==> design/flow/design.v <==
`timescale 1ns / 1ps
module battleship(
input wire clk,
input wire rst,  
input wire ARDUINO_A0,    
input wire ARDUINO_A1,    
input wire ARDUINO_A2,    
input wire ARDUINO_A3,    
output reg ARDUINO_IO0,   
output reg ARDUINO_IO1,   
output reg ARDUINO_IO2,   
output reg ARDUINO_IO6,   
output reg ARDUINO_IO7,   
output reg ARDUINO_IO8,   
output reg ARDUINO_IO9,   
output reg ARDUINO_IO10,  
output reg ARDUINO_IO11,  
output reg ARDUINO_A4,  
output reg ARDUINO_A5,  
output reg PMOD1_D0_P,  
output reg PMOD1_D0_N,  
output reg PMOD1_D1_P,  
output reg PMOD1_D1_N,  
output reg PMOD1_D2_P,  
output reg PMOD1_D2_N,  
output reg PMOD2_D0_P,  
output reg PMOD2_D0_N,  
output reg PMOD2_D1_P,  
output reg PMOD2_D2_P,  
output reg PMOD2_D2_N,  
output reg PMOD2_D3_P,  
output reg ARDUINO_IO3,   
output reg ARDUINO_IO4,   
output reg ARDUINO_IO5    
);
reg makeBoards;
reg make2DArray;
reg [7:0] playerOneBoard [0:2][0:2];     
reg [1:0] a;  
reg [1:0] b;  
reg [7:0] playerOneSHIPSBoard [0:2][0:2];  
reg [1:0] c;  
reg [1:0] d;  
reg [2:0] numShipsP1;
reg [2:0] hitsP1;
reg [7:0] playerTwoBoard [0:2][0:2];  
reg [1:0] e;  
reg [1:0] f;  
reg [7:0] playerTwoSHIPSBoard [0:2][0:2];  
reg [1:0] g;  
reg [1:0] h;  
reg [2:0] numShipsP2;
reg [2:0] hitsP2;
reg [2:0] playerTurn;
integer i, j;  
reg [3:0] nineStates; 
reg [3:0] nineStates2;
reg [5:0] gameLogicState;
reg [2:0] inputRow;  
reg [2:0] inputCol;  
reg [26:0] customCounter;  
reg customClk; 
reg [26:0] oneSecondCounter;  
reg oneSecondClk; 
reg [1:0] turnOnFirstBoard;
reg [1:0] turnOnSecondBoard;
localparam [26:0] DISP_DIV = 27'd24;
localparam [26:0] GAME_DIV = 27'd1249;
wire customTick    = (customCounter == DISP_DIV) && (customClk == 1'b0);
wire oneSecondTick = (oneSecondCounter == GAME_DIV) && (oneSecondClk == 1'b0);
always@(posedge clk)
begin
if (rst)
    begin
        customClk <= 0;
        customCounter <= 0;
    end
else if (customCounter == DISP_DIV)  
    begin
        customClk <= ~customClk;  
        customCounter <= 0;  
    end
else
    begin
        customCounter <= customCounter + 1;  
    end
end
always@(posedge clk)
begin
if (rst)
    begin
        oneSecondClk <= 0;
        oneSecondCounter <= 0;
    end
else if (oneSecondCounter == GAME_DIV)  
    begin
        oneSecondClk <= ~oneSecondClk;  
        oneSecondCounter <= 0;  
    end
else
    begin
        oneSecondCounter <= oneSecondCounter + 1;  
    end
end
always @ (posedge clk)
begin
if (rst)
begin
    gameLogicState = 0;
    inputRow = 0;
    inputCol = 0;
    numShipsP1 = 0;
    hitsP1 = 0;
    numShipsP2 = 0;
    hitsP2 = 0;
    playerTurn = 1;
    turnOnFirstBoard <= 0;
    turnOnSecondBoard <= 0;
    ARDUINO_A4 = 0;
    ARDUINO_A5 = 0;
end
else if (oneSecondTick)
begin
case (gameLogicState) 
0:  
begin
    for (i = 0; i < 3; i = i + 1) begin
        for (j = 0; j < 3; j = j + 1) begin
            playerOneBoard[i][j] <= 1;
            playerOneSHIPSBoard[i][j] <= 1;
            playerTwoBoard[i][j] <= 1;
            playerTwoSHIPSBoard[i][j] <= 1;
        end
    end
    gameLogicState = gameLogicState + 1;
end
1:  
begin
    ARDUINO_A4 = 1;
    ARDUINO_A5 = 0;
    if (ARDUINO_A0 == 0) 
    begin
        if(ARDUINO_A1 == 0)  
        begin
            inputRow = 0;
        end
        else if(ARDUINO_A2 == 0)  
        begin
            inputRow = 1;
        end
        else if(ARDUINO_A3 == 0)  
        begin
            inputRow = 2;
        end
        gameLogicState = gameLogicState + 1;  
   end 
end
2:  
begin
    ARDUINO_A4 = 0;
    ARDUINO_A5 = 1;
    if (ARDUINO_A0 == 0) 
    begin
        if(ARDUINO_A1 == 0 )  
        begin
            inputCol = 0;
        end
        else if(ARDUINO_A2 == 0)  
        begin
            inputCol = 1;
        end
        else if(ARDUINO_A3 == 0)  
        begin
            inputCol = 2;
        end
        gameLogicState = gameLogicState + 1;  
   end 
end
3:  
begin
    playerOneSHIPSBoard[inputRow][inputCol] <= 2;
    numShipsP1 = numShipsP1 + 1;
    if (numShipsP1 == 2) 
    begin
        gameLogicState = 4;  
    end
    else
    begin
        gameLogicState = 1;  
    end
end
4:  
begin
    ARDUINO_A4 = 1;
    ARDUINO_A5 = 0;
    if (ARDUINO_A0 == 0) 
    begin
        if(ARDUINO_A1 == 0)  
        begin
            inputRow = 0;
        end
        else if(ARDUINO_A2 == 0)  
        begin
            inputRow = 1;
        end
        else if(ARDUINO_A3 == 0)  
        begin
            inputRow = 2;
        end
        gameLogicState = gameLogicState + 1;  
   end 
end
5:  
begin
    ARDUINO_A4 = 0;
    ARDUINO_A5 = 1;
    if (ARDUINO_A0 == 0) 
    begin
        if(ARDUINO_A1 == 0 )  
        begin
            inputCol = 0;
        end
        else if(ARDUINO_A2 == 0)  
        begin
            inputCol = 1;
        end
        else if(ARDUINO_A3 == 0)  
        begin
            inputCol = 2;
        end
        gameLogicState = gameLogicState + 1;  
   end 
end
6:  
begin
    if(inputCol == 2)
    begin
        playerOneSHIPSBoard[inputRow][inputCol-1] <= 2;
        playerOneSHIPSBoard[inputRow][inputCol] <= 2;
    end
    else if (inputCol == 1 || inputCol == 0)
    begin
        playerOneSHIPSBoard[inputRow][inputCol] <= 2;
        playerOneSHIPSBoard[inputRow][inputCol+1] <= 2;
    end
    else
    begin
    end
    gameLogicState = 7;
end
7:  
begin
    ARDUINO_A4 = 1;
    ARDUINO_A5 = 0;
    if (ARDUINO_A0 == 0) 
    begin
        if(ARDUINO_A1 == 0)  
        begin
            inputRow = 0;
        end
        else if(ARDUINO_A2 == 0)  
        begin
            inputRow = 1;
        end
        else if(ARDUINO_A3 == 0)  
        begin
            inputRow = 2;
        end
        gameLogicState = gameLogicState + 1;  
   end 
end
8:  
begin
    ARDUINO_A4 = 0;
    ARDUINO_A5 = 1;
    if (ARDUINO_A0 == 0) 
    begin
        if(ARDUINO_A1 == 0 )  
        begin
            inputCol = 0;
        end
        else if(ARDUINO_A2 == 0)  
        begin
            inputCol = 1;
        end
        else if(ARDUINO_A3 == 0)  
        begin
            inputCol = 2;
        end
        gameLogicState = gameLogicState + 1;  
   end 
end
9:  
begin
    playerTwoSHIPSBoard[inputRow][inputCol] <= 2;
    numShipsP2 = numShipsP2 + 1;
    if (numShipsP2 == 2) 
    begin
        gameLogicState = 10;  
    end
    else
    begin
        gameLogicState = 7;  
    end
end
10:  
begin
    ARDUINO_A4 = 1;
    ARDUINO_A5 = 0;
    if (ARDUINO_A0 == 0) 
    begin
        if(ARDUINO_A1 == 0)  
        begin
            inputRow = 0;
        end
        else if(ARDUINO_A2 == 0)  
        begin
            inputRow = 1;
        end
        else if(ARDUINO_A3 == 0)  
        begin
            inputRow = 2;
        end
        gameLogicState = gameLogicState + 1;  
   end 
end
11:  
begin
    ARDUINO_A4 = 0;
    ARDUINO_A5 = 1;
    if (ARDUINO_A0 == 0) 
    begin
        if(ARDUINO_A1 == 0 )  
        begin
            inputCol = 0;
        end
        else if(ARDUINO_A2 == 0)  
        begin
            inputCol = 1;
        end
        else if(ARDUINO_A3 == 0)  
        begin
            inputCol = 2;
        end
        gameLogicState = gameLogicState + 1;  
   end 
end
12:  
begin
    if(inputCol == 2)
    begin
        playerTwoSHIPSBoard[inputRow][inputCol-1] <= 2;
        playerTwoSHIPSBoard[inputRow][inputCol] <= 2;
    end
    else if (inputCol == 1 || inputCol == 0)
    begin
        playerTwoSHIPSBoard[inputRow][inputCol] <= 2;
        playerTwoSHIPSBoard[inputRow][inputCol+1] <= 2;
    end
    else
    begin
    end
    turnOnFirstBoard <= 1;
    turnOnSecondBoard <= 1;
    gameLogicState = 13;
end
13:  
begin
    ARDUINO_A4 = 1;
    ARDUINO_A5 = 0;
    if (ARDUINO_A0 == 0) 
    begin
        if(ARDUINO_A1 == 0)  
        begin
            inputRow = 0;
        end
        else if(ARDUINO_A2 == 0)  
        begin
            inputRow = 1;
        end
        else if(ARDUINO_A3 == 0)  
        begin
            inputRow = 2;
        end
        gameLogicState = gameLogicState + 1;  
   end 
end
14:  
begin
    ARDUINO_A4 = 0;
    ARDUINO_A5 = 1;
    if (ARDUINO_A0 == 0) 
    begin
        if(ARDUINO_A1 == 0 )  
        begin
            inputCol = 0;
        end
        else if(ARDUINO_A2 == 0)  
        begin
            inputCol = 1;
        end
        else if(ARDUINO_A3 == 0)  
        begin
            inputCol = 2;
        end
        gameLogicState = gameLogicState + 1;  
   end 
end
15:  
begin
    if (playerTurn == 1)
    begin
        if (playerOneSHIPSBoard[inputRow][inputCol] == 2 )
        begin
            playerOneBoard[inputRow][inputCol] <= 2; 
            playerTurn = 2;
            hitsP2 = hitsP2 + 1;
        end
        else 
        begin
            playerOneBoard[inputRow][inputCol] <= 3;
            playerTurn = 2;
        end
    end  
    else
    begin
     if (playerTwoSHIPSBoard[inputRow][inputCol] == 2 )
       begin
           playerTwoBoard[inputRow][inputCol] <= 2;
           playerTurn = 1;
           hitsP1 = hitsP1 + 1;
       end
       else 
       begin
           playerTwoBoard[inputRow][inputCol] <= 3;
           playerTurn = 1;
       end
    end
    if(hitsP2 == 4)
    begin
        turnOnFirstBoard <= 0;
        gameLogicState = 16;  
    end
    else if ( hitsP1 == 4)
    begin
        turnOnSecondBoard <= 0;
        gameLogicState = 16;  
    end
    else
    begin
        gameLogicState = 13;  
    end
end
16: 
begin
   ARDUINO_A4 = 0;
   ARDUINO_A5 = 0;
   if (ARDUINO_A1 == 0 && ARDUINO_A3 == 0 && ARDUINO_A2 == 0)
   begin
       a = 0;
       b = 0;
       c = 0;
       d = 0;
       e = 0;
       f = 0;
       g = 0;
       hitsP1 = 0;
       hitsP2 = 0;
       playerTurn = 1;
       turnOnFirstBoard <= 0;
       turnOnSecondBoard <= 0;
       gameLogicState = 0;
   end
end
default:
begin
end
endcase
end  
end  
always @ (posedge clk)
begin
if (rst)
begin
    nineStates <= 1;
    ARDUINO_IO0 = 0; ARDUINO_IO1 = 0; ARDUINO_IO2 = 0;
    ARDUINO_IO3 = 1; ARDUINO_IO4 = 1; ARDUINO_IO5 = 1;
    ARDUINO_IO6 = 0; ARDUINO_IO7 = 0; ARDUINO_IO8 = 0;
    ARDUINO_IO9 = 0; ARDUINO_IO10 = 0; ARDUINO_IO11 = 0;
end
else if (customTick)
begin
if (turnOnFirstBoard == 1)
begin
case (nineStates)
1:    
begin
    if (playerOneBoard[0][0] == 1)  
    begin
        ARDUINO_IO0 = 1;  
        ARDUINO_IO1 = 0;  
        ARDUINO_IO2 = 0;  
        ARDUINO_IO9 = 0;  
        ARDUINO_IO10 = 0;  
        ARDUINO_IO11 = 0;  
        ARDUINO_IO6 = 0;  
        ARDUINO_IO7 = 0;  
        ARDUINO_IO8 = 0;  
        ARDUINO_IO3 = 0;  
        ARDUINO_IO4 = 1; 
        ARDUINO_IO5 = 1;
    end
    else if ( playerOneBoard[0][0] == 3)
    begin
        ARDUINO_IO0 = 0;  
        ARDUINO_IO1 = 0;  
        ARDUINO_IO2 = 0;  
        ARDUINO_IO9 = 1;  
        ARDUINO_IO10 = 0;  
        ARDUINO_IO11 = 0;  
        ARDUINO_IO6 = 0;  
        ARDUINO_IO7 = 0;  
        ARDUINO_IO8 = 0;  
        ARDUINO_IO3 = 0;  
        ARDUINO_IO4 = 1; 
        ARDUINO_IO5 = 1;
    end
    else if ( playerOneBoard[0][0] == 2)
    begin
        ARDUINO_IO0 = 0;  
        ARDUINO_IO1 = 0;  
        ARDUINO_IO2 = 0;  
        ARDUINO_IO9 = 0;  
        ARDUINO_IO10 = 0;  
        ARDUINO_IO11 = 0;  
        ARDUINO_IO6 = 1;  
        ARDUINO_IO7 = 0;  
        ARDUINO_IO8 = 0;  
        ARDUINO_IO3 = 0;  
        ARDUINO_IO4 = 1; 
        ARDUINO_IO5 = 1;
    end
    else  
    begin
        ARDUINO_IO0 = 0;  
        ARDUINO_IO1 = 0;  
        ARDUINO_IO2 = 0;  
        ARDUINO_IO9 = 0;  
        ARDUINO_IO10 = 0;  
        ARDUINO_IO11 = 0;  
        ARDUINO_IO6 = 0;  
        ARDUINO_IO7 = 0;  
        ARDUINO_IO8 = 0;  
        ARDUINO_IO3 = 1;  
        ARDUINO_IO4 = 1; 
        ARDUINO_IO5 = 1;
       end
end
2:  
begin
    if (playerOneBoard[0][1] == 1)  
    begin
        ARDUINO_IO0 = 0;  
        ARDUINO_IO1 = 1;  
        ARDUINO_IO2 = 0;  
        ARDUINO_IO9 = 0;  
        ARDUINO_IO10 = 0;  
        ARDUINO_IO11 = 0;  
        ARDUINO_IO6 = 0;  
        ARDUINO_IO7 = 0;  
        ARDUINO_IO8 = 0;  
        ARDUINO_IO3 = 0;  
        ARDUINO_IO4 = 1; 
        ARDUINO_IO5 = 1;
    end
    else if ( playerOneBoard[0][1] == 2)
    begin
        ARDUINO_IO0 = 0;  
        ARDUINO_IO1 = 0;  
        ARDUINO_IO2 = 0;  
        ARDUINO_IO9 = 0;  
        ARDUINO_IO10 = 0;  
        ARDUINO_IO11 = 0;  
        ARDUINO_IO6 = 0;  
        ARDUINO_IO7 = 1;  
        ARDUINO_IO8 = 0;  
        ARDUINO_IO3 = 0;  
        ARDUINO_IO4 = 1; 
        ARDUINO_IO5 = 1;
    end
    else if ( playerOneBoard[0][1] == 3)
    begin
        ARDUINO_IO0 = 0;  
        ARDUINO_IO1 = 0;  
        ARDUINO_IO2 = 0;  
        ARDUINO_IO9 = 0;  
        ARDUINO_IO10 = 1;  
        ARDUINO_IO11 = 0;  
        ARDUINO_IO6 = 0;  
        ARDUINO_IO7 = 0;  
        ARDUINO_IO8 = 0;  
        ARDUINO_IO3 = 0;  
        ARDUINO_IO4 = 1; 
        ARDUINO_IO5 = 1;
    end
    else  
    begin
        ARDUINO_IO0 = 0;  
        ARDUINO_IO1 = 0;  
        ARDUINO_IO2 = 0;  
        ARDUINO_IO9 = 0;  
        ARDUINO_IO10 = 0;  
        ARDUINO_IO11 = 0;  
        ARDUINO_IO6 = 0;  
        ARDUINO_IO7 = 0;  
        ARDUINO_IO8 = 0;  
        ARDUINO_IO3 = 1;  
        ARDUINO_IO4 = 1; 
        ARDUINO_IO5 = 1;
       end
end
3:  
begin
    if (playerOneBoard[0][2] == 1)  
    begin
        ARDUINO_IO0 = 0;  
        ARDUINO_IO1 = 0;  
        ARDUINO_IO2 = 1;  
        ARDUINO_IO9 = 0;  
        ARDUINO_IO10 = 0;  
        ARDUINO_IO11 = 0;  
        ARDUINO_IO6 = 0;  
        ARDUINO_IO7 = 0;  
        ARDUINO_IO8 = 0;  
        ARDUINO_IO3 = 0;  
        ARDUINO_IO4 = 1; 
        ARDUINO_IO5 = 1;
    end
    else if ( playerOneBoard[0][2] == 2)
    begin
        ARDUINO_IO0 = 0;  
        ARDUINO_IO1 = 0;  
        ARDUINO_IO2 = 0;  
        ARDUINO_IO9 = 0;  
        ARDUINO_IO10 = 0;  
        ARDUINO_IO11 = 0;  
        ARDUINO_IO6 = 0;  
        ARDUINO_IO7 = 0;  
        ARDUINO_IO8 = 1;  
        ARDUINO_IO3 = 0;  
        ARDUINO_IO4 = 1; 
        ARDUINO_IO5 = 1;
    end
    else if ( playerOneBoard[0][2] == 3)
    begin
        ARDUINO_IO0 = 0;  
        ARDUINO_IO1 = 0;  
        ARDUINO_IO2 = 0;  
        ARDUINO_IO9 = 0;  
        ARDUINO_IO10 = 0;  
        ARDUINO_IO11 = 1;  
        ARDUINO_IO6 = 0;  
        ARDUINO_IO7 = 0;  
        ARDUINO_IO8 = 0;  
        ARDUINO_IO3 = 0;  
        ARDUINO_IO4 = 1; 
        ARDUINO_IO5 = 1;
    end
    else  
    begin
        ARDUINO_IO0 = 0;  
        ARDUINO_IO1 = 0;  
        ARDUINO_IO2 = 0;  
        ARDUINO_IO9 = 0;  
        ARDUINO_IO10 = 0;  
        ARDUINO_IO11 = 0;  
        ARDUINO_IO6 = 0;  
        ARDUINO_IO7 = 0;  
        ARDUINO_IO8 = 0;  
        ARDUINO_IO3 = 1;  
        ARDUINO_IO4 = 1; 
        ARDUINO_IO5 = 1;
       end
end
4:  
begin
    if (playerOneBoard[1][0] == 1)  
    begin
        ARDUINO_IO0 = 1;  
        ARDUINO_IO1 = 0;  
        ARDUINO_IO2 = 0;  
        ARDUINO_IO9 = 0;  
        ARDUINO_IO10 = 0;  
        ARDUINO_IO11 = 0;  
        ARDUINO_IO6 = 0;  
        ARDUINO_IO7 = 0;  
        ARDUINO_IO8 = 0;  
        ARDUINO_IO3 = 1;  
        ARDUINO_IO4 = 0; 
        ARDUINO_IO5 = 1;
    end
    else if ( playerOneBoard[1][0] == 2)
    begin
        ARDUINO_IO0 = 0;  
        ARDUINO_IO1 = 0;  
        ARDUINO_IO2 = 0;  
        ARDUINO_IO9 = 0;  
        ARDUINO_IO10 = 0;  
        ARDUINO_IO11 = 0;  
        ARDUINO_IO6 = 1;  
        ARDUINO_IO7 = 0;  
        ARDUINO_IO8 = 0;  
        ARDUINO_IO3 = 1; 
        ARDUINO_IO4 = 0; 
        ARDUINO_IO5 = 1;
    end
    else if ( playerOneBoard[1][0] == 3)
    begin
        ARDUINO_IO0 = 0;  
        ARDUINO_IO1 = 0;  
        ARDUINO_IO2 = 0;  
        ARDUINO_IO9 = 1;  
        ARDUINO_IO10 = 0;  
        ARDUINO_IO11 = 0;  
        ARDUINO_IO6 = 0;  
        ARDUINO_IO7 = 0;  
        ARDUINO_IO8 = 0;  
        ARDUINO_IO3 = 1; 
        ARDUINO_IO4 = 0;  
        ARDUINO_IO5 = 1;
    end
    else  
    begin
        ARDUINO_IO0 = 0;  
        ARDUINO_IO1 = 0;  
        ARDUINO_IO2 = 0;  
        ARDUINO_IO9 = 0;  
        ARDUINO_IO10 = 0;  
        ARDUINO_IO11 = 0;  
        ARDUINO_IO6 = 0;  
        ARDUINO_IO7 = 0;  
        ARDUINO_IO8 = 0;  
        ARDUINO_IO3 = 1;  
        ARDUINO_IO4 = 1; 
        ARDUINO_IO5 = 1;
       end
end
5:  
begin
    if (playerOneBoard[1][1] == 1)  
    begin
        ARDUINO_IO0 = 0;  
        ARDUINO_IO1 = 1;  
        ARDUINO_IO2 = 0;  
        ARDUINO_IO9 = 0;  
        ARDUINO_IO10 = 0;  
        ARDUINO_IO11 = 0;  
        ARDUINO_IO6 = 0;  
        ARDUINO_IO7 = 0;  
        ARDUINO_IO8 = 0;  
        ARDUINO_IO3 = 1; 
        ARDUINO_IO4 = 0;  
        ARDUINO_IO5 = 1;
    end
    else if ( playerOneBoard[1][1] == 2)
    begin
        ARDUINO_IO0 = 0;  
        ARDUINO_IO1 = 0;  
        ARDUINO_IO2 = 0;  
        ARDUINO_IO9 = 0;  
        ARDUINO_IO10 = 0;  
        ARDUINO_IO11 = 0;  
        ARDUINO_IO6 = 0;  
        ARDUINO_IO7 = 1;  
        ARDUINO_IO8 = 0;  
        ARDUINO_IO3 = 1; 
        ARDUINO_IO4 = 0; 
        ARDUINO_IO5 = 1;
    end
    else if ( playerOneBoard[1][1] == 3)
    begin
        ARDUINO_IO0 = 0;  
        ARDUINO_IO1 = 0;  
        ARDUINO_IO2 = 0;  
        ARDUINO_IO9 = 0;  
        ARDUINO_IO10 = 1;  
        ARDUINO_IO11 = 0;  
        ARDUINO_IO6 = 0;  
        ARDUINO_IO7 = 0;  
        ARDUINO_IO8 = 0;  
        ARDUINO_IO3 = 1; 
        ARDUINO_IO4 = 0;  
        ARDUINO_IO5 = 1;
    end
    else  
    begin
        ARDUINO_IO0 = 0;  
        ARDUINO_IO1 = 0;  
        ARDUINO_IO2 = 0;  
        ARDUINO_IO9 = 0;  
        ARDUINO_IO10 = 0;  
        ARDUINO_IO11 = 0;  
        ARDUINO_IO6 = 0;  
        ARDUINO_IO7 = 0;  
        ARDUINO_IO8 = 0;  
        ARDUINO_IO3 = 1;  
        ARDUINO_IO4 = 1; 
        ARDUINO_IO5 = 1;
       end
end
6:  
begin
    if (playerOneBoard[1][2] == 1)  
    begin
        ARDUINO_IO0 = 0;  
        ARDUINO_IO1 = 0;  
        ARDUINO_IO2 = 1;  
        ARDUINO_IO9 = 0;  
        ARDUINO_IO10 = 0;  
        ARDUINO_IO11 = 0;  
        ARDUINO_IO6 = 0;  
        ARDUINO_IO7 = 0;  
        ARDUINO_IO8 = 0;  
        ARDUINO_IO3 = 1; 
        ARDUINO_IO4 = 0;  
        ARDUINO_IO5 = 1;
    end
    else if ( playerOneBoard[1][2] == 2)
    begin
        ARDUINO_IO0 = 0;  
        ARDUINO_IO1 = 0;  
        ARDUINO_IO2 = 0;  
        ARDUINO_IO9 = 0;  
        ARDUINO_IO10 = 0;  
        ARDUINO_IO11 = 0;  
        ARDUINO_IO6 = 0;  
        ARDUINO_IO7 = 0;  
        ARDUINO_IO8 = 1;  
        ARDUINO_IO3 = 1;  
        ARDUINO_IO4 = 0; 
        ARDUINO_IO5 = 1;
    end
    else if ( playerOneBoard[1][2] == 3)
    begin
        ARDUINO_IO0 = 0;  
        ARDUINO_IO1 = 0;  
        ARDUINO_IO2 = 0;  
        ARDUINO_IO9 = 0;  
        ARDUINO_IO10 = 0;  
        ARDUINO_IO11 = 1;  
        ARDUINO_IO6 = 0;  
        ARDUINO_IO7 = 0;  
        ARDUINO_IO8 = 0;  
        ARDUINO_IO3 = 1; 
        ARDUINO_IO4 = 0;  
        ARDUINO_IO5 = 1;
    end
    else  
    begin
        ARDUINO_IO0 = 0;  
        ARDUINO_IO1 = 0;  
        ARDUINO_IO2 = 0;  
        ARDUINO_IO9 = 0;  
        ARDUINO_IO10 = 0;  
        ARDUINO_IO11 = 0;  
        ARDUINO_IO6 = 0;  
        ARDUINO_IO7 = 0;  
        ARDUINO_IO8 = 0;  
        ARDUINO_IO3 = 1;  
        ARDUINO_IO4 = 1; 
        ARDUINO_IO5 = 1;
       end
end
7:  
begin
    if (playerOneBoard[2][0] == 1)  
    begin
        ARDUINO_IO0 = 1;  
        ARDUINO_IO1 = 0;  
        ARDUINO_IO2 = 0;  
        ARDUINO_IO9 = 0;  
        ARDUINO_IO10 = 0;  
        ARDUINO_IO11 = 0;  
        ARDUINO_IO6 = 0;  
        ARDUINO_IO7 = 0;  
        ARDUINO_IO8 = 0;  
        ARDUINO_IO3 = 1; 
        ARDUINO_IO4 = 1; 
        ARDUINO_IO5 = 0;  
    end
    else if ( playerOneBoard[2][0] == 2)
    begin
        ARDUINO_IO0 = 0;  
        ARDUINO_IO1 = 0;  
        ARDUINO_IO2 = 0;  
        ARDUINO_IO9 = 0;  
        ARDUINO_IO10 = 0;  
        ARDUINO_IO11 = 0;  
        ARDUINO_IO6 = 1;  
        ARDUINO_IO7 = 0;  
        ARDUINO_IO8 = 0;  
        ARDUINO_IO3 = 1; 
        ARDUINO_IO4 = 1; 
        ARDUINO_IO5 = 0;
    end
    else if ( playerOneBoard[2][0] == 3)
    begin
        ARDUINO_IO0 = 0;  
        ARDUINO_IO1 = 0;  
        ARDUINO_IO2 = 0;  
        ARDUINO_IO9 = 1;  
        ARDUINO_IO10 = 0;  
        ARDUINO_IO11 = 0;  
        ARDUINO_IO6 = 0;  
        ARDUINO_IO7 = 0;  
        ARDUINO_IO8 = 0;  
        ARDUINO_IO3 = 1; 
        ARDUINO_IO4 = 1; 
        ARDUINO_IO5 = 0;  
    end
    else  
    begin
        ARDUINO_IO0 = 0;  
        ARDUINO_IO1 = 0;  
        ARDUINO_IO2 = 0;  
        ARDUINO_IO9 = 0;  
        ARDUINO_IO10 = 0;  
        ARDUINO_IO11 = 0;  
        ARDUINO_IO6 = 0;  
        ARDUINO_IO7 = 0;  
        ARDUINO_IO8 = 0;  
        ARDUINO_IO3 = 1;  
        ARDUINO_IO4 = 1; 
        ARDUINO_IO5 = 1;
       end
end
8:  
begin
    if (playerOneBoard[2][1] == 1)  
    begin
        ARDUINO_IO0 = 0;  
        ARDUINO_IO1 = 1;  
        ARDUINO_IO2 = 0;  
        ARDUINO_IO9 = 0;  
        ARDUINO_IO10 = 0;  
        ARDUINO_IO11 = 0;  
        ARDUINO_IO6 = 0;  
        ARDUINO_IO7 = 0;  
        ARDUINO_IO8 = 0;  
        ARDUINO_IO3 = 1; 
        ARDUINO_IO4 = 1; 
        ARDUINO_IO5 = 0;  
    end
    else if ( playerOneBoard[2][1] == 2)
    begin
        ARDUINO_IO0 = 0;  
        ARDUINO_IO1 = 0;  
        ARDUINO_IO2 = 0;  
        ARDUINO_IO9 = 0;  
        ARDUINO_IO10 = 0;  
        ARDUINO_IO11 = 0;  
        ARDUINO_IO6 = 0;  
        ARDUINO_IO7 = 1;  
        ARDUINO_IO8 = 0;  
        ARDUINO_IO3 = 1; 
        ARDUINO_IO4 = 1; 
        ARDUINO_IO5 = 0;
    end
    else if ( playerOneBoard[2][1] == 3)
    begin
        ARDUINO_IO0 = 0;  
        ARDUINO_IO1 = 0;  
        ARDUINO_IO2 = 0;  
        ARDUINO_IO9 = 0;  
        ARDUINO_IO10 = 1;  
        ARDUINO_IO11 = 0;  
        ARDUINO_IO6 = 0;  
        ARDUINO_IO7 = 0;  
        ARDUINO_IO8 = 0;  
        ARDUINO_IO3 = 1; 
        ARDUINO_IO4 = 1; 
        ARDUINO_IO5 = 0;  
    end
    else  
    begin
        ARDUINO_IO0 = 0;  
        ARDUINO_IO1 = 0;  
        ARDUINO_IO2 = 0;  
        ARDUINO_IO9 = 0;  
        ARDUINO_IO10 = 0;  
        ARDUINO_IO11 = 0;  
        ARDUINO_IO6 = 0;  
        ARDUINO_IO7 = 0;  
        ARDUINO_IO8 = 0;  
        ARDUINO_IO3 = 1;  
        ARDUINO_IO4 = 1; 
        ARDUINO_IO5 = 1;
       end
end
9:  
begin
    if (playerOneBoard[2][2] == 1)  
    begin
        ARDUINO_IO0 = 0;  
        ARDUINO_IO1 = 0;  
        ARDUINO_IO2 = 1;  
        ARDUINO_IO9 = 0;  
        ARDUINO_IO10 = 0;  
        ARDUINO_IO11 = 0;  
        ARDUINO_IO6 = 0;  
        ARDUINO_IO7 = 0;  
        ARDUINO_IO8 = 0;  
        ARDUINO_IO3 = 1; 
        ARDUINO_IO4 = 1; 
        ARDUINO_IO5 = 0;  
    end
    else if ( playerOneBoard[2][2] == 2)
    begin
        ARDUINO_IO0 = 0;  
        ARDUINO_IO1 = 0;  
        ARDUINO_IO2 = 0;  
        ARDUINO_IO9 = 0;  
        ARDUINO_IO10 = 0;  
        ARDUINO_IO11 = 0;  
        ARDUINO_IO6 = 0;  
        ARDUINO_IO7 = 0;  
        ARDUINO_IO8 = 1;  
        ARDUINO_IO3 = 1; 
        ARDUINO_IO4 = 1; 
        ARDUINO_IO5 = 0;
    end
    else if ( playerOneBoard[2][2] == 3)
    begin
        ARDUINO_IO0 = 0;  
        ARDUINO_IO1 = 0;  
        ARDUINO_IO2 = 0;  
        ARDUINO_IO9 = 0;  
        ARDUINO_IO10 = 0;  
        ARDUINO_IO11 = 1;  
        ARDUINO_IO6 = 0;  
        ARDUINO_IO7 = 0;  
        ARDUINO_IO8 = 0;  
        ARDUINO_IO3 = 1; 
        ARDUINO_IO4 = 1; 
        ARDUINO_IO5 = 0;  
    end
    else  
    begin
        ARDUINO_IO0 = 0;  
        ARDUINO_IO1 = 0;  
        ARDUINO_IO2 = 0;  
        ARDUINO_IO9 = 0;  
        ARDUINO_IO10 = 0;  
        ARDUINO_IO11 = 0;  
        ARDUINO_IO6 = 0;  
        ARDUINO_IO7 = 0;  
        ARDUINO_IO8 = 0;  
        ARDUINO_IO3 = 1;  
        ARDUINO_IO4 = 1; 
        ARDUINO_IO5 = 1;
       end
end
default:  
begin
    ARDUINO_IO0 = 0;    
    ARDUINO_IO1 = 0;    
    ARDUINO_IO2 = 0;     
    ARDUINO_IO3 = 1;    
    ARDUINO_IO4 = 1;   
    ARDUINO_IO5 = 1;    
    ARDUINO_IO9 = 0;  
    ARDUINO_IO10 = 0;  
    ARDUINO_IO11 = 0;  
    ARDUINO_IO6 = 0;  
    ARDUINO_IO7 = 0;  
    ARDUINO_IO8 = 0;  
end
endcase
end  
nineStates <= nineStates + 1;
if (nineStates >= 10 )
begin
    nineStates <= 1;
end
end  
end  
always @ (posedge clk)
begin
if (rst)
begin
    nineStates2 <= 1;
    PMOD1_D0_P = 0; PMOD1_D0_N = 0; PMOD1_D1_P = 0;
    PMOD1_D1_N = 0; PMOD1_D2_P = 0; PMOD1_D2_N = 0;
    PMOD2_D0_P = 0; PMOD2_D0_N = 0; PMOD2_D1_P = 0;
    PMOD2_D2_P = 1; PMOD2_D2_N = 1; PMOD2_D3_P = 1;
end
else if (customTick)
begin
if (turnOnSecondBoard == 1)
begin
case (nineStates2)
1:    
begin
    if (playerTwoBoard[0][0] == 1)  
    begin
        PMOD1_D1_N = 1;  
        PMOD1_D2_P = 0;  
        PMOD1_D2_N = 0;  
        PMOD1_D0_P = 0;  
        PMOD1_D0_N = 0;  
        PMOD1_D1_P = 0;  
        PMOD2_D0_P = 0;  
        PMOD2_D0_N = 0;  
        PMOD2_D1_P = 0;  
        PMOD2_D2_P = 0;  
        PMOD2_D2_N = 1; 
        PMOD2_D3_P = 1;
    end
    else if ( playerTwoBoard[0][0] == 3)
    begin
        PMOD1_D1_N = 0;  
        PMOD1_D2_P = 0;  
        PMOD1_D2_N = 0;  
        PMOD1_D0_P = 1;  
        PMOD1_D0_N = 0;  
        PMOD1_D1_P = 0;  
        PMOD2_D0_P = 0;  
        PMOD2_D0_N = 0;  
        PMOD2_D1_P = 0;  
        PMOD2_D2_P = 0;  
        PMOD2_D2_N = 1; 
        PMOD2_D3_P = 1;
    end
    else if ( playerTwoBoard[0][0] == 2)
    begin
        PMOD1_D1_N = 0;  
        PMOD1_D2_P = 0;  
        PMOD1_D2_N = 0;  
        PMOD1_D0_P = 0;  
        PMOD1_D0_N = 0;  
        PMOD1_D1_P = 0;  
        PMOD2_D0_P = 1;  
        PMOD2_D0_N = 0;  
        PMOD2_D1_P = 0;  
        PMOD2_D2_P = 0;  
        PMOD2_D2_N = 1; 
        PMOD2_D3_P = 1;
    end
    else  
    begin
        PMOD1_D1_N = 0;  
        PMOD1_D2_P = 0;  
        PMOD1_D2_N = 0;  
        PMOD1_D0_P = 0;  
        PMOD1_D0_N = 0;  
        PMOD1_D1_P = 0;  
        PMOD2_D0_P = 0;  
        PMOD2_D0_N = 0;  
        PMOD2_D1_P = 0;  
        PMOD2_D2_P = 1;  
        PMOD2_D2_N = 1; 
        PMOD2_D3_P = 1;
       end
end
2:  
begin
    if (playerTwoBoard[0][1] == 1)  
    begin
        PMOD1_D1_N = 0;  
        PMOD1_D2_P = 1;  
        PMOD1_D2_N = 0;  
        PMOD1_D0_P = 0;  
        PMOD1_D0_N = 0;  
        PMOD1_D1_P = 0;  
        PMOD2_D0_P = 0;  
        PMOD2_D0_N = 0;  
        PMOD2_D1_P = 0;  
        PMOD2_D2_P = 0;  
        PMOD2_D2_N = 1; 
        PMOD2_D3_P = 1;
    end
    else if ( playerTwoBoard[0][1] == 2)
    begin
        PMOD1_D1_N = 0;  
        PMOD1_D2_P = 0;  
        PMOD1_D2_N = 0;  
        PMOD1_D0_P = 0;  
        PMOD1_D0_N = 0;  
        PMOD1_D1_P = 0;  
        PMOD2_D0_P = 0;  
        PMOD2_D0_N = 1;  
        PMOD2_D1_P = 0;  
        PMOD2_D2_P = 0;  
        PMOD2_D2_N = 1; 
        PMOD2_D3_P = 1;
    end
    else if ( playerTwoBoard[0][1] == 3)
    begin
        PMOD1_D1_N = 0;  
        PMOD1_D2_P = 0;  
        PMOD1_D2_N = 0;  
        PMOD1_D0_P = 0;  
        PMOD1_D0_N = 1;  
        PMOD1_D1_P = 0;  
        PMOD2_D0_P = 0;  
        PMOD2_D0_N = 0;  
        PMOD2_D1_P = 0;  
        PMOD2_D2_P = 0;  
        PMOD2_D2_N = 1; 
        PMOD2_D3_P = 1;
    end
    else  
    begin
        PMOD1_D1_N = 0;  
        PMOD1_D2_P = 0;  
        PMOD1_D2_N = 0;  
        PMOD1_D0_P = 0;  
        PMOD1_D0_N = 0;  
        PMOD1_D1_P = 0;  
        PMOD2_D0_P = 0;  
        PMOD2_D0_N = 0;  
        PMOD2_D1_P = 0;  
        PMOD2_D2_P = 1;  
        PMOD2_D2_N = 1; 
        PMOD2_D3_P = 1;
       end
end
3:  
begin
    if (playerTwoBoard[0][2] == 1)  
    begin
        PMOD1_D1_N = 0;  
        PMOD1_D2_P = 0;  
        PMOD1_D2_N = 1;  
        PMOD1_D0_P = 0;  
        PMOD1_D0_N = 0;  
        PMOD1_D1_P = 0;  
        PMOD2_D0_P = 0;  
        PMOD2_D0_N = 0;  
        PMOD2_D1_P = 0;  
        PMOD2_D2_P = 0;  
        PMOD2_D2_N = 1; 
        PMOD2_D3_P = 1;
    end
    else if ( playerTwoBoard[0][2] == 2)
    begin
        PMOD1_D1_N = 0;  
        PMOD1_D2_P = 0;  
        PMOD1_D2_N = 0;  
        PMOD1_D0_P = 0;  
        PMOD1_D0_N = 0;  
        PMOD1_D1_P = 0;  
        PMOD2_D0_P = 0;  
        PMOD2_D0_N = 0;  
        PMOD2_D1_P = 1;  
        PMOD2_D2_P = 0;  
        PMOD2_D2_N = 1; 
        PMOD2_D3_P = 1;
    end
    else if ( playerTwoBoard[0][2] == 3)
    begin
        PMOD1_D1_N = 0;  
        PMOD1_D2_P = 0;  
        PMOD1_D2_N = 0;  
        PMOD1_D0_P = 0;  
        PMOD1_D0_N = 0;  
        PMOD1_D1_P = 1;  
        PMOD2_D0_P = 0;  
        PMOD2_D0_N = 0;  
        PMOD2_D1_P = 0;  
        PMOD2_D2_P = 0;  
        PMOD2_D2_N = 1; 
        PMOD2_D3_P = 1;
    end
    else  
    begin
        PMOD1_D1_N = 0;  
        PMOD1_D2_P = 0;  
        PMOD1_D2_N = 0;  
        PMOD1_D0_P = 0;  
        PMOD1_D0_N = 0;  
        PMOD1_D1_P = 0;  
        PMOD2_D0_P = 0;  
        PMOD2_D0_N = 0;  
        PMOD2_D1_P = 0;  
       PMOD2_D2_P = 1;  
       PMOD2_D2_N = 1; 
       PMOD2_D3_P = 1;
       end
end
4:  
begin
    if (playerTwoBoard[1][0] == 1)  
    begin
        PMOD1_D1_N = 1;  
        PMOD1_D2_P = 0;  
        PMOD1_D2_N = 0;  
        PMOD1_D0_P = 0;  
        PMOD1_D0_N = 0;  
        PMOD1_D1_P = 0;  
        PMOD2_D0_P = 0;  
        PMOD2_D0_N = 0;  
        PMOD2_D1_P = 0;  
        PMOD2_D2_P = 1;  
        PMOD2_D2_N = 0; 
        PMOD2_D3_P = 1;
    end
    else if ( playerTwoBoard[1][0] == 2)
    begin
        PMOD1_D1_N = 0;  
        PMOD1_D2_P = 0;  
        PMOD1_D2_N = 0;  
        PMOD1_D0_P = 0;  
        PMOD1_D0_N = 0;  
        PMOD1_D1_P = 0;  
        PMOD2_D0_P = 1;  
        PMOD2_D0_N = 0;  
        PMOD2_D1_P = 0;  
        PMOD2_D2_P = 1;  
        PMOD2_D2_N = 0; 
        PMOD2_D3_P = 1;
    end
    else if ( playerTwoBoard[1][0] == 3)
    begin
        PMOD1_D1_N = 0;  
        PMOD1_D2_P = 0;  
        PMOD1_D2_N = 0;  
        PMOD1_D0_P = 1;  
        PMOD1_D0_N = 0;  
        PMOD1_D1_P = 0;  
        PMOD2_D0_P = 0;  
        PMOD2_D0_N = 0;  
        PMOD2_D1_P = 0;  
        PMOD2_D2_P = 1;  
        PMOD2_D2_N = 0; 
        PMOD2_D3_P = 1;
    end
    else  
    begin
        PMOD1_D1_N = 0;  
        PMOD1_D2_P = 0;  
        PMOD1_D2_N = 0;  
        PMOD1_D0_P = 0;  
        PMOD1_D0_N = 0;  
        PMOD1_D1_P = 0;  
        PMOD2_D0_P = 0;  
        PMOD2_D0_N = 0;  
        PMOD2_D1_P = 0;  
        PMOD2_D2_P = 1;  
        PMOD2_D2_N = 1; 
        PMOD2_D3_P = 1;
       end
end
5:  
begin
    if (playerTwoBoard[1][1] == 1)  
    begin
        PMOD1_D1_N = 0;  
        PMOD1_D2_P = 1;  
        PMOD1_D2_N = 0;  
        PMOD1_D0_P = 0;  
        PMOD1_D0_N = 0;  
        PMOD1_D1_P = 0;  
        PMOD2_D0_P = 0;  
        PMOD2_D0_N = 0;  
        PMOD2_D1_P = 0;  
        PMOD2_D2_P = 1;  
        PMOD2_D2_N = 0; 
        PMOD2_D3_P = 1;
    end
    else if ( playerTwoBoard[1][1] == 2)
    begin
        PMOD1_D1_N = 0;  
        PMOD1_D2_P = 0;  
        PMOD1_D2_N = 0;  
        PMOD1_D0_P = 0;  
        PMOD1_D0_N = 0;  
        PMOD1_D1_P = 0;  
        PMOD2_D0_P = 0;  
        PMOD2_D0_N = 1;  
        PMOD2_D1_P = 0;  
        PMOD2_D2_P = 1;  
        PMOD2_D2_N = 0; 
        PMOD2_D3_P = 1;
    end
    else if ( playerTwoBoard[1][1] == 3)
    begin
        PMOD1_D1_N = 0;  
        PMOD1_D2_P = 0;  
        PMOD1_D2_N = 0;  
        PMOD1_D0_P = 0;  
        PMOD1_D0_N = 1;  
        PMOD1_D1_P = 0;  
        PMOD2_D0_P = 0;  
        PMOD2_D0_N = 0;  
        PMOD2_D1_P = 0;  
        PMOD2_D2_P = 1;  
        PMOD2_D2_N = 0; 
        PMOD2_D3_P = 1;
    end
    else  
    begin
        PMOD1_D1_N = 0;  
        PMOD1_D2_P = 0;  
        PMOD1_D2_N = 0;  
        PMOD1_D0_P = 0;  
        PMOD1_D0_N = 0;  
        PMOD1_D1_P = 0;  
        PMOD2_D0_P = 0;  
        PMOD2_D0_N = 0;  
        PMOD2_D1_P = 0;  
        PMOD2_D2_P = 1; 
        PMOD2_D2_N = 1; 
        PMOD2_D3_P = 1;
       end
end
6:  
begin
    if (playerTwoBoard[1][2] == 1)  
    begin
        PMOD1_D1_N = 0;  
        PMOD1_D2_P = 0;  
        PMOD1_D2_N = 1;  
        PMOD1_D0_P = 0;  
        PMOD1_D0_N = 0;  
        PMOD1_D1_P = 0;  
        PMOD2_D0_P = 0;  
        PMOD2_D0_N = 0;  
        PMOD2_D1_P = 0;  
        PMOD2_D2_P = 1;  
        PMOD2_D2_N = 0; 
        PMOD2_D3_P = 1;
    end
    else if ( playerTwoBoard[1][2] == 2)
    begin
        PMOD1_D1_N = 0;  
        PMOD1_D2_P = 0;  
        PMOD1_D2_N = 0;  
        PMOD1_D0_P = 0;  
        PMOD1_D0_N = 0;  
        PMOD1_D1_P = 0;  
        PMOD2_D0_P = 0;  
        PMOD2_D0_N = 0;  
        PMOD2_D1_P = 1;  
        PMOD2_D2_P = 1;  
        PMOD2_D2_N = 0; 
        PMOD2_D3_P = 1;
    end
    else if ( playerTwoBoard[1][2] == 3)
    begin
        PMOD1_D1_N = 0;  
        PMOD1_D2_P = 0;  
        PMOD1_D2_N = 0;  
        PMOD1_D0_P = 0;  
        PMOD1_D0_N = 0;  
        PMOD1_D1_P = 1;  
        PMOD2_D0_P = 0;  
        PMOD2_D0_N = 0;  
        PMOD2_D1_P = 0;  
        PMOD2_D2_P = 1;  
        PMOD2_D2_N = 0; 
        PMOD2_D3_P = 1;
    end
    else  
    begin
        PMOD1_D1_N = 0;  
        PMOD1_D2_P = 0;  
        PMOD1_D2_N = 0;  
        PMOD1_D0_P = 0;  
        PMOD1_D0_N = 0;  
        PMOD1_D1_P = 0;  
        PMOD2_D0_P = 0;  
        PMOD2_D0_N = 0;  
        PMOD2_D1_P = 0;  
        PMOD2_D2_P = 1;  
        PMOD2_D2_N = 1; 
        PMOD2_D3_P = 1;
       end
end
7:  
begin
    if (playerTwoBoard[2][0] == 1)  
    begin
        PMOD1_D1_N = 1;  
        PMOD1_D2_P = 0;  
        PMOD1_D2_N = 0;  
        PMOD1_D0_P = 0;  
        PMOD1_D0_N = 0;  
        PMOD1_D1_P = 0;  
        PMOD2_D0_P = 0;  
        PMOD2_D0_N = 0;  
        PMOD2_D1_P = 0;  
        PMOD2_D2_P = 1;  
        PMOD2_D2_N = 1; 
        PMOD2_D3_P = 0; 
    end
    else if ( playerTwoBoard[2][0] == 2)
    begin
        PMOD1_D1_N = 0;  
        PMOD1_D2_P = 0;  
        PMOD1_D2_N = 0;  
        PMOD1_D0_P = 0;  
        PMOD1_D0_N = 0;  
        PMOD1_D1_P = 0;  
        PMOD2_D0_P = 1;  
        PMOD2_D0_N = 0;  
        PMOD2_D1_P = 0;  
        PMOD2_D2_P = 1;  
        PMOD2_D2_N = 1; 
        PMOD2_D3_P = 0;
    end
    else if ( playerTwoBoard[2][0] == 3)
    begin
        PMOD1_D1_N = 0;  
        PMOD1_D2_P = 0;  
        PMOD1_D2_N = 0;  
        PMOD1_D0_P = 1;  
        PMOD1_D0_N = 0;  
        PMOD1_D1_P = 0;  
        PMOD2_D0_P = 0;  
        PMOD2_D0_N = 0;  
        PMOD2_D1_P = 0;  
        PMOD2_D2_P = 1;  
        PMOD2_D2_N = 1; 
        PMOD2_D3_P = 0;
    end
    else  
    begin
        PMOD1_D1_N = 0;  
        PMOD1_D2_P = 0;  
        PMOD1_D2_N = 0;  
        PMOD1_D0_P = 0;  
        PMOD1_D0_N = 0;  
        PMOD1_D1_P = 0;  
        PMOD2_D0_P = 0;  
        PMOD2_D0_N = 0;  
        PMOD2_D1_P = 0;  
        PMOD2_D2_P = 1;  
        PMOD2_D2_N = 1; 
        PMOD2_D3_P = 1;
       end
end
8:  
begin
    if (playerTwoBoard[2][1] == 1)  
    begin
        PMOD1_D1_N = 0;  
        PMOD1_D2_P = 1;  
        PMOD1_D2_N = 0;  
        PMOD1_D0_P = 0;  
        PMOD1_D0_N = 0;  
        PMOD1_D1_P = 0;  
        PMOD2_D0_P = 0;  
        PMOD2_D0_N = 0;  
        PMOD2_D1_P = 0;  
        PMOD2_D2_P = 1;  
        PMOD2_D2_N = 1; 
        PMOD2_D3_P = 0;
    end
    else if ( playerTwoBoard[2][1] == 2)
    begin
        PMOD1_D1_N = 0;  
        PMOD1_D2_P = 0;  
        PMOD1_D2_N = 0;  
        PMOD1_D0_P = 0;  
        PMOD1_D0_N = 0;  
        PMOD1_D1_P = 0;  
        PMOD2_D0_P = 0;  
        PMOD2_D0_N = 1;  
        PMOD2_D1_P = 0;  
        PMOD2_D2_P = 1;  
        PMOD2_D2_N = 1; 
        PMOD2_D3_P = 0;
    end
    else if ( playerTwoBoard[2][1] == 3)
    begin
        PMOD1_D1_N = 0;  
        PMOD1_D2_P = 0;  
        PMOD1_D2_N = 0;  
        PMOD1_D0_P = 0;  
        PMOD1_D0_N = 1;  
        PMOD1_D1_P = 0;  
        PMOD2_D0_P = 0;  
        PMOD2_D0_N = 0;  
        PMOD2_D1_P = 0;  
        PMOD2_D2_P = 1;  
        PMOD2_D2_N = 1; 
        PMOD2_D3_P = 0;
    end
    else  
    begin
        PMOD1_D1_N = 0;  
        PMOD1_D2_P = 0;  
        PMOD1_D2_N = 0;  
        PMOD1_D0_P = 0;  
        PMOD1_D0_N = 0;  
        PMOD1_D1_P = 0;  
        PMOD2_D0_P = 0;  
        PMOD2_D0_N = 0;  
        PMOD2_D1_P = 0;  
        PMOD2_D2_P = 1;  
        PMOD2_D2_N = 1; 
        PMOD2_D3_P = 1;
       end
end
9:  
begin
    if (playerTwoBoard[2][2] == 1)  
    begin
        PMOD1_D1_N = 0;  
        PMOD1_D2_P = 0;  
        PMOD1_D2_N = 1;  
        PMOD1_D0_P = 0;  
        PMOD1_D0_N = 0;  
        PMOD1_D1_P = 0;  
        PMOD2_D0_P = 0;  
        PMOD2_D0_N = 0;  
        PMOD2_D1_P = 0;  
        PMOD2_D2_P = 1;  
        PMOD2_D2_N = 1; 
        PMOD2_D3_P = 0;
    end
    else if ( playerTwoBoard[2][2] == 2)
    begin
        PMOD1_D1_N = 0;  
        PMOD1_D2_P = 0;  
        PMOD1_D2_N = 0;  
        PMOD1_D0_P = 0;  
        PMOD1_D0_N = 0;  
        PMOD1_D1_P = 0;  
        PMOD2_D0_P = 0;  
        PMOD2_D0_N = 0;  
        PMOD2_D1_P = 1;  
        PMOD2_D2_P = 1;  
        PMOD2_D2_N = 1; 
        PMOD2_D3_P = 0;
    end
    else if ( playerTwoBoard[2][2] == 3)
    begin
        PMOD1_D1_N = 0;  
        PMOD1_D2_P = 0;  
        PMOD1_D2_N = 0;  
        PMOD1_D0_P = 0;  
        PMOD1_D0_N = 0;  
        PMOD1_D1_P = 1;  
        PMOD2_D0_P = 0;  
        PMOD2_D0_N = 0;  
        PMOD2_D1_P = 0;  
        PMOD2_D2_P = 1;  
        PMOD2_D2_N = 1; 
        PMOD2_D3_P = 0;
    end
    else  
    begin
        PMOD1_D1_N = 0;  
        PMOD1_D2_P = 0;  
        PMOD1_D2_N = 0;  
        PMOD1_D0_P = 0;  
        PMOD1_D0_N = 0;  
        PMOD1_D1_P = 0;  
        PMOD2_D0_P = 0;  
        PMOD2_D0_N = 0;  
        PMOD2_D1_P = 0;  
        PMOD2_D2_P = 1;  
        PMOD2_D2_N = 1; 
        PMOD2_D3_P = 0;
       end
end
default:  
begin
    PMOD1_D1_N = 0;  
    PMOD1_D2_P = 0;  
    PMOD1_D2_N = 0;  
    PMOD2_D2_P = 1;  
    PMOD2_D2_N = 1;  
    PMOD2_D3_P = 1;  
    PMOD1_D0_P = 0;  
    PMOD1_D0_N = 0;  
    PMOD1_D1_P = 0;  
    PMOD2_D0_P = 0;  
    PMOD2_D0_N = 0;  
    PMOD2_D1_P = 0;  
end
endcase
end
nineStates2 <= nineStates2 + 1;
if (nineStates2 >= 10 )
begin
    nineStates2 <= 1;
end
end  
end  
endmodule 
==> design/flow/run.sh <==
#!/bin/bash
# the make line also repeats each setting of config.mk as NAME=value (left out here)
make -C /OpenROAD-flow-scripts/flow DESIGN_CONFIG=/design/flow/config.mk WORK_HOME=/design/flow/orfs CLKGATE_MAP_FILE= finish
==> design/flow/config.mk <==
export PLATFORM = sky130hd
export DESIGN_NAME = battleship
export DESIGN_NICKNAME = battleship
export VERILOG_FILES = /design/flow/design.v
export SDC_FILE = /design/flow/constraint.sdc
export NUM_CORES = 4
export LEC_CHECK = 0
export ABC_AREA = 1
export CAP_MARGIN = 0
export CORE_MARGIN = 2
export CORE_UTILIZATION = 72
export CTS_CLUSTER_DIAMETER = 303
export HOLD_SLACK_MARGIN = -0.09
export SLEW_MARGIN = 20
==> design/flow/constraint.sdc <==
create_clock -name core_clock -period 2.55 [get_ports {clk}]
set_input_delay 0.5100 -clock core_clock [delete_from_list [all_inputs] [get_ports {clk}]]
set_output_delay 0.5100 -clock core_clock [all_outputs]
set_load 0.01 [all_outputs]
==> flow_results.xml, run 1 <==
<?xml version="1.0" encoding="UTF-8"?>
<metrics>
  <group name="critical_path">
    <metric name="startpoint_type" unit="">register</metric>
    <metric name="crit_path_end_kind" unit="">register</metric>
    <metric name="timing_endpoint_of_the_critical_path" unit="">playerTwoSHIPSBoard[8][1]$_SDFFE_PP1P_</metric>
    <metric name="worst_path_most_repeated_cell" unit="">sky130_fd_sc_hd__fa_2</metric>
    <metric name="rrSetupSlack" unit="ns">-0.54</metric>
    <metric name="crit_start" unit="">inputRow[1]$_DFF_P_</metric>
    <metric name="arrival" unit="ns">3.40</metric>
    <metric name="critical_path.max_fanout" unit="">4</metric>
    <metric name="regToRegStartpoint" unit="">inputRow[1]$_DFF_P_</metric>
    <metric name="cp_num_buf_inv" unit="">3</metric>
    <metric name="criticalPathCategory" unit="">register to register</metric>
    <metric name="worst_path_max_delay_cell" unit="">sky130_fd_sc_hd__fa_2</metric>
    <metric name="path_cells" unit="">inv_4 -&gt; fa_2 -&gt; ha_2 -&gt; inv_2 -&gt; fa_2 -&gt; xor2_1 -&gt; nand3b_1 -&gt; nor2_1 -&gt; nor3_2 -&gt; buf_4 -&gt; nor2b_4 -&gt; nand3_2 -&gt; o211ai_1</metric>
    <metric name="cp_data_required_time" unit="ns">2.86</metric>
    <metric name="critical-path-top-delay-family" unit="">adder cells</metric>
    <metric name="crit_cells" unit="">13</metric>
    <metric name="critical-path-max-stage-delay" unit="ns">0.57</metric>
    <metric name="r2r-end" unit="">playerTwoSHIPSBoard[8][1]$_SDFFE_PP1P_</metric>
    <metric name="ff2ff_path_depth" unit="">13</metric>
  </group>
  <group name="placed_design">
    <metric name="detailed_place_hpwl" unit="um">19900</metric>
    <metric name="rd_place_congestion" unit="">0.965</metric>
    <metric name="portBuffers" unit="">31</metric>
    <metric name="numPlacedInstances" unit="">1785</metric>
  </group>
  <group name="yosys">
    <metric name="post-synth-top-area-cell" unit="">sky130_fd_sc_hd__dfxtp_1</metric>
    <metric name="synthDominantCellAreaShare" unit="">0.328</metric>
    <metric name="yosysMostFrequentCell" unit="">sky130_fd_sc_hd__nand2_1</metric>
    <metric name="synth.logic.top_family" unit="">simple AND/OR/NAND/NOR gates</metric>
    <metric name="post_synth_num_cell_types" unit="">52</metric>
    <metric name="synth_adder_area_share" unit="">0.0439</metric>
    <metric name="simple_gate_fraction_of_synth_area" unit="">0.336</metric>
    <metric name="synth.net_count" unit="">1549</metric>
    <metric name="synth-warning-count" unit="">1</metric>
    <metric name="syn_area_per_cell" unit="sq um">6.88</metric>
    <metric name="ys_top_cells_by_count" unit="">sky130_fd_sc_hd__nand2_1 (306), sky130_fd_sc_hd__inv_1 (246), sky130_fd_sc_hd__nor2_1 (217)</metric>
    <metric name="enable_flop_cells" unit="">18</metric>
    <metric name="synth_cells" unit="">1509</metric>
    <metric name="synth.ff_latch_count" unit="">188</metric>
    <metric name="yosys.area_share.aoi" unit="">0.119</metric>
    <metric name="async_s_r_ff_share_synth" unit="">0</metric>
    <metric name="top_cells_by_area" unit="">sky130_fd_sc_hd__dfxtp_1 (33%), sky130_fd_sc_hd__nand2_1 (11%), sky130_fd_sc_hd__inv_1 (8.9%), sky130_fd_sc_hd__nor2_1 (7.8%), sky130_fd_sc_hd__edfxtp_1 (5.2%)</metric>
    <metric name="synth.mux.area_fraction" unit="">0</metric>
    <metric name="synth.cell_area" unit="sq um">10400</metric>
    <metric name="ff_type" unit="">sky130_fd_sc_hd__dfxtp_1</metric>
    <metric name="yosys-stat-cells" unit="">1509</metric>
    <metric name="yosys.area_share.xor_xnor" unit="">0.0186</metric>
    <metric name="synth_chip_area" unit="sq um">10400</metric>
    <metric name="seq_area_frac_synth" unit="">0.380</metric>
  </group>
  <group name="power">
    <metric name="internal-power" unit="mW">4.37</metric>
    <metric name="total_leakage_power" unit="nW">5.76</metric>
    <metric name="register_share_of_total_power" unit="">0.521</metric>
    <metric name="power.net_switching" unit="mW">1.50</metric>
    <metric name="total_power" unit="mW">5.87</metric>
    <metric name="p_clk_frac" unit="">0.444</metric>
    <metric name="vdd_drop_max" unit="V">0.000523</metric>
    <metric name="powerComb" unit="uW">203</metric>
    <metric name="leading_power_group" unit="">registers</metric>
    <metric name="clock_net_power" unit="mW">2.61</metric>
    <metric name="powerDensity" unit="nW/um^2">459</metric>
    <metric name="switching_share" unit="">0.256</metric>
    <metric name="seq_cell_power" unit="mW">3.06</metric>
    <metric name="combPwrFrac" unit="">0.035</metric>
  </group>
  <group name="route">
    <metric name="wl_per_cell" unit="um">18.5</metric>
    <metric name="antenna_left" unit="">0</metric>
    <metric name="initial_drt_markers" unit="">1626</metric>
    <metric name="drt_pass1_iterations" unit="">9</metric>
    <metric name="post_drt_via_cell_ratio" unit="">6.36</metric>
    <metric name="via_count" unit="">11645</metric>
    <metric name="wl" unit="um">33800</metric>
    <metric name="detail_route.antenna_diodes" unit="">0</metric>
    <metric name="drc" unit="">0</metric>
  </group>
  <group name="outcome">
    <metric name="violatedChecks" unit="">setup timing</metric>
    <metric name="status" unit="">complete, but fails checks</metric>
  </group>
  <group name="clock_tree">
    <metric name="clock_sink_count" unit="">188</metric>
    <metric name="clock_tree.buffer_depth" unit="">2</metric>
    <metric name="clkTransAtPathRegs" unit="ns">0.09</metric>
    <metric name="clk_root_buffer_cell" unit="">sky130_fd_sc_hd__clkbuf_16</metric>
    <metric name="cts_tree" unit="">done</metric>
    <metric name="htreeDepth" unit="">4</metric>
    <metric name="post_cts_hold_buffer_count" unit="">0</metric>
    <metric name="cts_inserted_buffers" unit="">17</metric>
    <metric name="worstSkewPairLatency" unit="ns">0.46</metric>
  </group>
  <group name="sta">
    <metric name="timing.final.crit_period" unit="ns">3.09</metric>
    <metric name="finClkSkew" unit="ns">0.0185</metric>
    <metric name="timing_hold_violations_final" unit="">0</metric>
    <metric name="grt_setup_unrepaired" unit="">true</metric>
    <metric name="final_report_max_slew_violation_count" unit="">0</metric>
    <metric name="finalSetupTns" unit="ns">-23.38</metric>
    <metric name="slew_at_the_pin_with_the_worst_max_slew_slack" unit="ns">0.726</metric>
    <metric name="report.final.setup_viol" unit="">88</metric>
    <metric name="timing.final.ws_setup" unit="ns">-0.535</metric>
    <metric name="slew-limit-headroom" unit="">0.514</metric>
    <metric name="max_freq" unit="GHz">0.324</metric>
    <metric name="fin_crit_sh" unit="">1.21</metric>
  </group>
  <group name="floorplanning">
    <metric name="ios" unit="">32</metric>
    <metric name="fp_util" unit="">0.742</metric>
    <metric name="die_w" unit="um">124</metric>
    <metric name="floorplan.core_area" unit="sq um">14000</metric>
    <metric name="floorplan.rows" unit="">43</metric>
    <metric name="die_area" unit="sq um">15400</metric>
    <metric name="height_of_the_die" unit="um">124</metric>
  </group>
  <group name="cells_and_area">
    <metric name="area.growth.synth_to_final" unit="%">23.3</metric>
    <metric name="final_cells" unit="">1832</metric>
    <metric name="final_net_count" unit="">1679</metric>
  </group>
  <group name="global_routing">
    <metric name="grt_pass1_wl" unit="um">46100</metric>
    <metric name="largest_net_degree_at_the_start_of_global_routing" unit="">28</metric>
    <metric name="via_count_of_the_first_global_routing_pass" unit="">10140</metric>
    <metric name="total_grt_overflow" unit="">0</metric>
    <metric name="global_route.usage.total" unit="">0.377</metric>
    <metric name="grt_antenna_before_repair" unit="">0</metric>
  </group>
  <group name="job">
    <metric name="drv.max_cap_violation_count" unit="">0</metric>
    <metric name="warnings" unit="">51</metric>
  </group>
  <group name="min_path">
    <metric name="hold_path_end" unit="">gameLogicState[5]$_SDFFE_PP0P_</metric>
    <metric name="worstHoldPathCells" unit="">2</metric>
    <metric name="worst_hold_startpoint" unit="">gameLogicState[5]$_SDFFE_PP0P_</metric>
    <metric name="path_type_of_the_worst_min_delay_path" unit="">register to register</metric>
  </group>
</metrics>
-- routing by layer --
| layer | global-route usage | vias to the layer above | part of all wire |
|---|---|---|---|
| met4 | 0.185 | 0 | 0.076 |
| met5 | 0 | - | 0 |
| met3 | 0.0792 | 288 | 0.11 |
| met1 | 0.441 | 5244 | 0.35 |
| met2 | 0.653 | 941 | 0.47 |
| li1 | - | 5172 | - |
-- final cells by class --
type                            count  area (sq um)
Multi-Input combinational cell   1043          5910
Sequential cell                   188          3960
Fill cell                         594          1190
Timing Repair Buffer              136          1170
Inverter                          253           973
Clock buffer                       17           425
Tap cell                          180           225
Clock inverter                     15           128
-- repair_timing --
item	in CTS	in global routing
gates cloned	0	0
setup buffers	2	14
endpoints found under the setup margin	83	115
pin swaps	23	38
hold endpoints to repair	0	0
gates resized	36	135
-- metrics by stage --
stage	hold slack (ns)	utilization	cell area, sq um	setup WS [ns]
4_1_cts	0.452	0.876	12300	-0.305
2_1_floorplan	0.424	-	10500	-0.0886
3_5_place_dp	0.451	0.826	11600	-0.333
6_report	0.466	0.915	12800	-0.535
3_3_place_gp	0.440	0.826	11600	-0.287
5_1_grt	0.480	0.915	12800	-0.610
==> run 2: changes to the inputs <==
Settings changed: CAP_MARGIN 0 to 20, CTS_CLUSTER_DIAMETER 303 to 366, CTS_CLUSTER_SIZE set to 17, HOLD_SLACK_MARGIN -0.09 to not set, MAX_ROUTING_LAYER set to met4, MIN_ROUTING_LAYER set to met1, PLACE_DENSITY_LB_ADDON set to 0.03, TNS_END_PERCENT set to 40.
Clock period 2.55 ns to 2.59 ns, I/O delays scaled along.
==> flow_results.xml, run 2 <==
<?xml version="1.0" encoding="UTF-8"?>
<metrics>
  <group name="power">
    <metric name="powerComb" unit="uW">194</metric>
    <metric name="register_share_of_total_power" unit="">0.524</metric>
    <metric name="leading_power_group" unit="">registers</metric>
    <metric name="p_clk_frac" unit="">0.443</metric>
    <metric name="internal-power" unit="mW">4.38</metric>
    <metric name="total_leakage_power" unit="nW">5.61</metric>
    <metric name="power.net_switching" unit="mW">1.37</metric>
  </group>
  <group name="sta">
    <metric name="report.final.setup_viol" unit="">70</metric>
    <metric name="timing.final.ws_setup" unit="ns">-0.518</metric>
    <metric name="fin_crit_sh" unit="">1.20</metric>
    <metric name="final_report_max_slew_violation_count" unit="">0</metric>
    <metric name="slew-limit-headroom" unit="">0.602</metric>
    <metric name="finalSetupTns" unit="ns">-19.45</metric>
    <metric name="worst_hold_slack" unit="ns">0.450</metric>
    <metric name="timing_hold_violations_final" unit="">0</metric>
    <metric name="timing.final.crit_period" unit="ns">3.11</metric>
  </group>
  <group name="yosys">
    <metric name="seq_area_frac_synth" unit="">0.380</metric>
    <metric name="synth_adder_area_share" unit="">0.0439</metric>
    <metric name="ff_type" unit="">sky130_fd_sc_hd__dfxtp_1</metric>
    <metric name="yosys.area_share.xor_xnor" unit="">0.0186</metric>
    <metric name="synth.net_count" unit="">1549</metric>
    <metric name="synth.ff_latch_count" unit="">188</metric>
    <metric name="ys_top_cells_by_count" unit="">sky130_fd_sc_hd__nand2_1 (306), sky130_fd_sc_hd__inv_1 (246), sky130_fd_sc_hd__nor2_1 (217)</metric>
    <metric name="post_synth_num_cell_types" unit="">52</metric>
    <metric name="post-synth-top-area-cell" unit="">sky130_fd_sc_hd__dfxtp_1</metric>
    <metric name="enable_flop_cells" unit="">18</metric>
    <metric name="yosys.area_share.aoi" unit="">0.119</metric>
    <metric name="yosysMostFrequentCell" unit="">sky130_fd_sc_hd__nand2_1</metric>
    <metric name="synth_chip_area" unit="sq um">10400</metric>
    <metric name="synthDominantCellAreaShare" unit="">0.328</metric>
  </group>
  <group name="global_routing">
    <metric name="groute.layer.met3.usage" unit="">0.0582</metric>
    <metric name="grt_antenna_before_repair" unit="">0</metric>
    <metric name="total_grt_overflow" unit="">0</metric>
    <metric name="met1_usage" unit="">0.450</metric>
    <metric name="via_count_of_the_first_global_routing_pass" unit="">9894</metric>
  </group>
  <group name="cells_and_area">
    <metric name="final_net_count" unit="">1662</metric>
    <metric name="area.growth.synth_to_final" unit="%">20.7</metric>
    <metric name="fillers" unit="">717</metric>
    <metric name="finish.instance_area" unit="sq um">12500</metric>
  </group>
  <group name="clock_tree">
    <metric name="worstSkewPairLatency" unit="ns">0.45</metric>
    <metric name="cts_inserted_buffers" unit="">17</metric>
    <metric name="cts_tree" unit="">done</metric>
    <metric name="clock_sink_count" unit="">188</metric>
    <metric name="clkTransAtPathRegs" unit="ns">0.07</metric>
  </group>
  <group name="route">
    <metric name="initial_drt_markers" unit="">1432</metric>
    <metric name="wl" unit="um">31400</metric>
    <metric name="wl_per_cell" unit="um">17.3</metric>
    <metric name="via_count" unit="">11224</metric>
    <metric name="detail_route.antenna_diodes" unit="">0</metric>
  </group>
  <group name="floorplanning">
    <metric name="fp_util" unit="">0.742</metric>
    <metric name="ios" unit="">32</metric>
    <metric name="height_of_the_die" unit="um">124</metric>
    <metric name="die_w" unit="um">124</metric>
    <metric name="floorplan.rows" unit="">43</metric>
    <metric name="floorplan.core_area" unit="sq um">14000</metric>
  </group>
  <group name="critical_path">
    <metric name="arrival" unit="ns">3.42</metric>
    <metric name="regToRegStartpoint" unit="">inputRow[2]$_DFF_P_</metric>
    <metric name="worst_path_max_delay_cell" unit="">sky130_fd_sc_hd__fa_2</metric>
    <metric name="r2r-end" unit="">turnOnFirstBoard[1]$_DFF_P_</metric>
    <metric name="ff2ff_path_depth" unit="">17</metric>
    <metric name="timing_endpoint_of_the_critical_path" unit="">turnOnFirstBoard[1]$_DFF_P_</metric>
    <metric name="critical-path-top-delay-family" unit="">simple AND/OR/NAND/NOR gates</metric>
    <metric name="cp_num_buf_inv" unit="">4</metric>
    <metric name="startpoint_type" unit="">register</metric>
    <metric name="rrSetupSlack" unit="ns">-0.52</metric>
  </group>
  <group name="placed_design">
    <metric name="detailed_place_hpwl" unit="um">19700</metric>
    <metric name="numPlacedInstances" unit="">1768</metric>
    <metric name="placedInstanceArea" unit="sq um">11400</metric>
  </group>
  <group name="outcome">
    <metric name="violatedChecks" unit="">setup timing</metric>
    <metric name="status" unit="">complete, but fails checks</metric>
  </group>
  <group name="min_path">
    <metric name="path_type_of_the_worst_min_delay_path" unit="">register to register</metric>
  </group>
</metrics>
## run 2: what timing repair did
item	CTS	global route
endpoints found under the setup margin	69	114
pin swaps	16	43
resized	36	94
cloned	0	0
buffers inserted	4	11
## run 2: layout make-up
class                      instances  area, sq um  share of cell area
clock buffer                      21          482              0.0385
tap                              180          225              0.0180
timing repair buffer             119         1000              0.0799
clock inverter                    11         81.3             0.00649
sequential                       188         3950               0.316
inverter                         253          965              0.0770
multi-input combinational       1043         5820               0.464
## run 2: layer usage
layer / vias to the layer above / wire length [um]
li1: 5138 / -
met1: 5096 / 11600
met2: 759 / 15100
met3: 231 / 2770
met4: 0 / 1920
met5: - / 0
## run 2: metrics by stage
stage               total power [mW]  worst slack, ns
floorplan                       3.18          -0.0575
global placement                3.23           -0.179
detailed placement              3.24           -0.287
CTS                             5.69           -0.277
global route                    5.84           -0.646
finish                          5.75           -0.518
No activity file was given, so power comes from the tool's default toggle rates.
